==> flow/design.v <==
module ieee754multiplier (
    input logic clk, rst_n,
    input logic [31:0] a_i,
    input logic [31:0] b_i,
    input logic start_i,
    output logic done_o,
    output logic nan_o,
    output logic inifinit_o,
    output logic overflow_o,
    output logic underflow_o,
    output logic [31:0] product_o
);
typedef enum logic[1:0] {
    INITIAL_STATE = 2'b00,
    MULTIPLY_STEP = 2'b01,
    RESULT_VERIFICATION_STEP = 2'b10,
    DONE = 2'b11
} MULTIPLIER_FSM_STATE;
MULTIPLIER_FSM_STATE current_state;
logic [31:0] a_r, b_r;  
logic signal_a, signal_b;
logic [7:0] exponent_a, exponent_b;
logic [23:0] mantissa_a, mantissa_b;  
logic [47:0] mantissa_temp;
logic [9:0] exponent_temp;
logic [31:0] product_r;      
logic [1:0]  exponent_hi_r;  
always_comb begin : MULTIPLIER_COMB_BLOCK
    signal_a = a_r[31];  
    signal_b = b_r[31];  
    exponent_a = a_r[30:23];  
    exponent_b = b_r[30:23];  
    mantissa_a[23] = 1;
    mantissa_a[22:0] = a_r[22:0];   
    mantissa_b[23] = 1;
    mantissa_b[22:0] = b_r[22:0];   
    if (mantissa_a[22-:23] == 0 || mantissa_b[22-:23] == 0) begin  
        mantissa_temp = 0;  
        exponent_temp = 0;  
    end else begin
        mantissa_temp = mantissa_a * mantissa_b;  
        exponent_temp = exponent_a + exponent_b - 127;  
        if (mantissa_temp[47] == 1) begin  
            mantissa_temp = mantissa_temp >> 1;  
            exponent_temp = exponent_temp + 1;  
        end
    end
end
always_ff @(posedge clk, negedge rst_n) begin : MULTIPLIER_FF_BLOCK
    if(!rst_n) begin
        current_state <= INITIAL_STATE;
        a_r <= 32'b0;
        b_r <= 32'b0;
        product_r <= 32'b0;
        exponent_hi_r <= 2'b0;
        done_o <= 1'b0;
        nan_o <= 1'b0;
        inifinit_o <= 1'b0;
        overflow_o <= 1'b0;
        underflow_o <= 1'b0;
        product_o <= 32'b0;
    end else begin
        case (current_state)
            INITIAL_STATE, DONE: begin
                done_o <= 1'b0;
                if (start_i) begin
                    a_r <= a_i;
                    b_r <= b_i;
                    current_state <= MULTIPLY_STEP;
                end else begin
                    current_state <= INITIAL_STATE;
                end
            end
            MULTIPLY_STEP: begin
                product_r[31] <= signal_a ^ signal_b;  
                product_r[30:23] <= exponent_temp[7:0];  
                product_r[22:0] <= mantissa_temp[45:23];  
                exponent_hi_r <= exponent_temp[9:8];
                current_state <= RESULT_VERIFICATION_STEP;
            end
            RESULT_VERIFICATION_STEP: begin
                nan_o <= 1'b0;
                inifinit_o <= 1'b0;
                overflow_o <= 1'b0;
                underflow_o <= 1'b0;
                product_o <= product_r;
                if (product_r[30:23] == 8'hFF && product_r[22:0] != 23'b00) begin
                    nan_o <= 1'b1;
                    product_o <= 32'b00;
                end else if (product_r[30:23] == 8'b11111111 && product_r[22:0] == 23'b0) begin
                    inifinit_o <= 1'b1;
                end else if (exponent_hi_r[0] == 1'b1 || exponent_hi_r[1] == 1'b1) begin
                    overflow_o <= 1'b1;
                    product_o <= 32'h7FFFFFFF;
                end else if (product_r[30:23] == 8'b00000000) begin
                    underflow_o <= 1'b1;
                    product_o <= 32'b00;
                end
                done_o <= 1'b1;
                current_state <= DONE;
            end
        endcase
    end
end
endmodule
Settings: LEC_CHECK=0, CAP_MARGIN=40, CELL_PAD_IN_SITES_DETAIL_PLACEMENT=0, CORE_ASPECT_RATIO=0.93, CORE_MARGIN=2, CORE_UTILIZATION=72, CTS_CLUSTER_DIAMETER=246, CTS_CLUSTER_SIZE=21, GPL_TIMING_DRIVEN=1, HOLD_SLACK_MARGIN=-0.07, MAX_ROUTING_LAYER=met5, PLACE_DENSITY=0.72, SETUP_SLACK_MARGIN=0.93, SLEW_MARGIN=25; clock period 7.61 ns.
run.sh (not shown) runs the stock make flow with config.mk's settings and CLKGATE_MAP_FILE=.
Change:
CAP_MARGIN = 0   (was 40)
CTS_CLUSTER_DIAMETER = 308   (was 246)
CTS_CLUSTER_SIZE = 14   (was 21)
HOLD_SLACK_MARGIN = not set   (was -0.07)
PLACE_DENSITY = not set   (was 0.72)
SETUP_SLACK_MARGIN = -0.88   (was 0.93)
clock period = 14.2 ns   (was 7.61 ns; I/O delays follow)
Effect: Cell count came out lower by 5.1%. Count of clock-buffer cells in the layout went down by 1. Cell area fell by 7.8%. Register-to-register slack gets better by 5.2 ns. Wire length falls by 10%.
Change:
CORE_UTILIZATION = 70   (was 72)
Non-clock buffer count is lower by 2.
Worst setup slack gets better by 0.019 ns.
Die area is higher by 2.8%.
Global-route usage is lower by 1.8 points.
Flip-flop count does not change.
Design area hardly moves.
Fmax barely changes.
Worst hold slack gets worse by 0.013 ns.
Area after synthesis is unchanged.
Routed wire length is lower by about 1.3%.
Change:
CAP_MARGIN = 40   (was 0)
CORE_UTILIZATION = 72   (was 70)
CTS_CLUSTER_DIAMETER = 242   (was 308)
CTS_CLUSTER_SIZE = 21   (was 14)
SETUP_SLACK_MARGIN = -0.6   (was -0.88)
clock period = 6.24 ns   (was 14.2 ns; I/O delays follow)
The new run produced a layout that fails on negative setup slack. Critical path depth fell by 2. First-iteration DRC count rose by 64%. Cell count rose by 9.6%. Global-route usage rose by 9.5 points. Setup slack loses 6.7 ns. Worst hold slack gains 0.0083 ns. Area after synthesis stays the same. Clock-buffer cell count stays the same. Wire length rose by 27%. Clock skew rose by 0.014 ns. Register-to-register slack loses 6.7 ns.
